== raven ==
==> flow/design.v (excerpt) <==
module Top_1553B_APB
(
  APB_CLK,
  APB_RESETn,
  APB_RDATA,
  APB_READY,
  APB_SLVERR,
  APB_STRB,
  APB_PROT, 
  APB_ADDR,
  APB_ENABLE,
  APB_WRITE,
  APB_WDATA,
  APB_SEL,
  rx0_1553,
  tx0_1553,
  tx0_en,
  rx1_1553,
  tx1_1553,
  tx1_en
);
Settings: LEC_CHECK=0, ABC_AREA=1, CAP_MARGIN=20, CORE_MARGIN=2, CORE_UTILIZATION=72, CTS_CLUSTER_DIAMETER=203, MAX_ROUTING_LAYER=met4, PLACE_DENSITY_LB_ADDON=0.03, SETUP_SLACK_MARGIN=1.98, SLEW_MARGIN=20, TNS_END_PERCENT=5; clock period 7.19 ns.
run.sh (not shown) runs the stock make flow with config.mk's settings and CLKGATE_MAP_FILE=.
Changes in lagoon relative to raven:
- TNS_END_PERCENT no longer set, was 5
- MAX_ROUTING_LAYER no longer set, was met4
- SETUP_SLACK_MARGIN no longer set, was 1.98
- CTS_CLUSTER_SIZE now 17, previously not set
- CTS_CLUSTER_DIAMETER no longer set, was 203
- CORE_UTILIZATION now 70, was 72
- PLACE_DENSITY_LB_ADDON no longer set, was 0.03
- ABC_AREA no longer set, was 1
- the clock period (ns, I/O delays scaled along) now 2.49, was 7.19
Results
Although lagoon finished all stages, its layout failed final checks on negative setup slack.
Detailed-router iteration count before antenna repair (higher): lagoon
Footprint of the multi-input gates was lower in lagoon than in raven.
raven has a lower setup-violating endpoint count in the final report than lagoon.
Number of signal-net buffers in the layout: lagoon > raven
Against raven, DRC violation total after the first TritonRoute iteration in lagoon came out better.
Simple logic cell fraction of the synthesized area was lower in lagoon than in raven.
Of lagoon and raven, lagoon shows the lower worst path arrival time, with raven above it.
STATUS switching power summed over all nets: lagoon loses against raven
Max maximum fanout count along the critical path across lagoon and raven: raven
Edits applied to the flow inputs when going from lagoon to ember:
- CTS_CLUSTER_SIZE: 17 -> unset
- PLACE_DENSITY_LB_ADDON: unset -> 0.19
- CORE_UTILIZATION: 70 -> 40
- CORE_ASPECT_RATIO: unset -> 1.74
- the clock period (ns, I/O delays scaled along): 2.49 -> 10.0
Findings:
- Of lagoon and ember, just one finished clean: ember.
- The layout from lagoon, despite a flow that completed every stage, fails the layout checks, with the failing checks listed as negative setup slack.
- Area: ember vs lagoon -> ember smaller
- Relative to lagoon, the timing-limited maximum frequency of ember is lower by 38%.
- Higher share of the clock period used by the worst path after layout among ember and lagoon: lagoon
- Number of antenna violations at the first check in global routing (higher): ember
- Delta (ember minus lagoon): synthesis-to-finish area growth shows a reduction of 2.8 points, utilization shows a reduction of 36 points.

---

== run A ==
Starting RTL as in the previous note.
Design Top_1553B_APB, start of the top module:
module Top_1553B_APB
(
  APB_CLK,
  APB_RESETn,
  APB_RDATA,
  APB_READY,
  APB_SLVERR,
  APB_STRB,
  APB_PROT, 
  APB_ADDR,
  APB_ENABLE,
  APB_WRITE,
  APB_WDATA,
  APB_SEL,
  rx0_1553,
  tx0_1553,
  tx0_en,
  rx1_1553,
  tx1_1553,
  tx1_en
);
localparam DATAWIDTH = 32;
localparam APB_STRB_WIDTH = 8;
localparam REGSNUM = 8;
localparam REGS_ADDRWIDTH = 3;
input                               APB_CLK;
input                               APB_RESETn;
output [DATAWIDTH-1 : 0]            APB_RDATA;
output                              APB_READY;
output                              APB_SLVERR;
input  [APB_STRB_WIDTH-1 : 0]       APB_STRB;
input  [2 : 0]                      APB_PROT;
input  [DATAWIDTH-1 : 0]            APB_ADDR;
input                               APB_ENABLE;
input                               APB_WRITE;
input  [DATAWIDTH-1 : 0]            APB_WDATA;
input                               APB_SEL;
input     [1:0] rx0_1553;
output    [1:0] tx0_1553;
output    tx0_en;
input     [1:0] rx1_1553;
output    [1:0] tx1_1553;
output    tx1_en;
wire [DATAWIDTH*REGSNUM-1 : 0]    RegsDataOut;
wire [DATAWIDTH*REGSNUM-1 : 0]    RegsDataIn;
wire                              beWrdOut;
wire                              beReadOut;
  ...
clock: 4.39 ns
lec_check: 0
abc_area: 0
cap_margin: 20
cell_pad_in_sites_detail_placement: 1
cell_pad_in_sites_global_placement: 1
core_aspect_ratio: 1.47
core_margin: 10
core_utilization: 48
cts_cluster_diameter: 332
gpl_routability_driven: 0
gpl_timing_driven: 0
max_routing_layer: met5
min_routing_layer: met1
setup_slack_margin: -0.0
slew_margin: 40
tns_end_percent: 75
Run A: flow completed, timing, DRC and antenna clean
Relative to run A, the following input files were edited for run B:
- changing GPL_TIMING_DRIVEN from 0 to 1
- changing CTS_CLUSTER_DIAMETER from 332 to 270
- changing SLEW_MARGIN from 40 to 20
- changing CORE_MARGIN from 10 to 5
- setting PLACE_DENSITY_LB_ADDON to 0.03 for the first time
- changing the clock period (ns, I/O delays scaled along) from 4.39 to 2.86
==> results <==
Run B: no failed stages, no open violations at the end. First-pass GRT wire length: run B < run A. Run B -> run A: initial antenna violation count delta 0, exact match. Run B vs run A, worst hold slack went up by 0.096 ns. As far as worst clock skew is concerned, run A and run B perform about the same. Run B vs. run A: number of setup buffers added after CTS moved up; worst setup slack went down. Against run A, tally of clock buffers in the finished layout in run B fell slightly. Non-clock buffer instance count of the final layout came out lower on run B than on run A. NOTE: worst-skew pair later-pin latency in run B falls short of that of run A. Row post-route minimum period: run B lower / run A higher.
Relative to run B, the following input files were edited for run C:
- a change of SETUP_SLACK_MARGIN from -0.0 to 0.68
- a deleted TNS_END_PERCENT that had been 75
- an added CTS_CLUSTER_SIZE of 20
- a deleted CELL_PAD_IN_SITES_GLOBAL_PLACEMENT that had been 1
- a change of CORE_MARGIN from 5 to 2
- a change of CORE_UTILIZATION from 48 to 72
- a change of CELL_PAD_IN_SITES_DETAIL_PLACEMENT from 1 to 0
- a deleted CORE_ASPECT_RATIO that had been 1.47
- a change of CTS_CLUSTER_DIAMETER from 270 to 380
- a change of the clock period (ns, I/O delays scaled along) from 2.86 to 2.33
Findings:
- Number of fill cells (run C over run B): decrease, about 70%
- Looking only at final-layout setup total negative slack, and setting everything else aside, the lower value of run B and run C goes to run C.
- Although run C finished all stages, its layout failed final checks on negative setup slack.
- Run C against run B: post-route non-filler standard cell count went down; placed instance area went up; signed area change from the synthesized netlist to the final layout went up; final cell utilization of the core went up; clock buffer count in the final layout went down.
- Initial antenna violation count: higher on run C
Power and IR drop assume default switching activity.
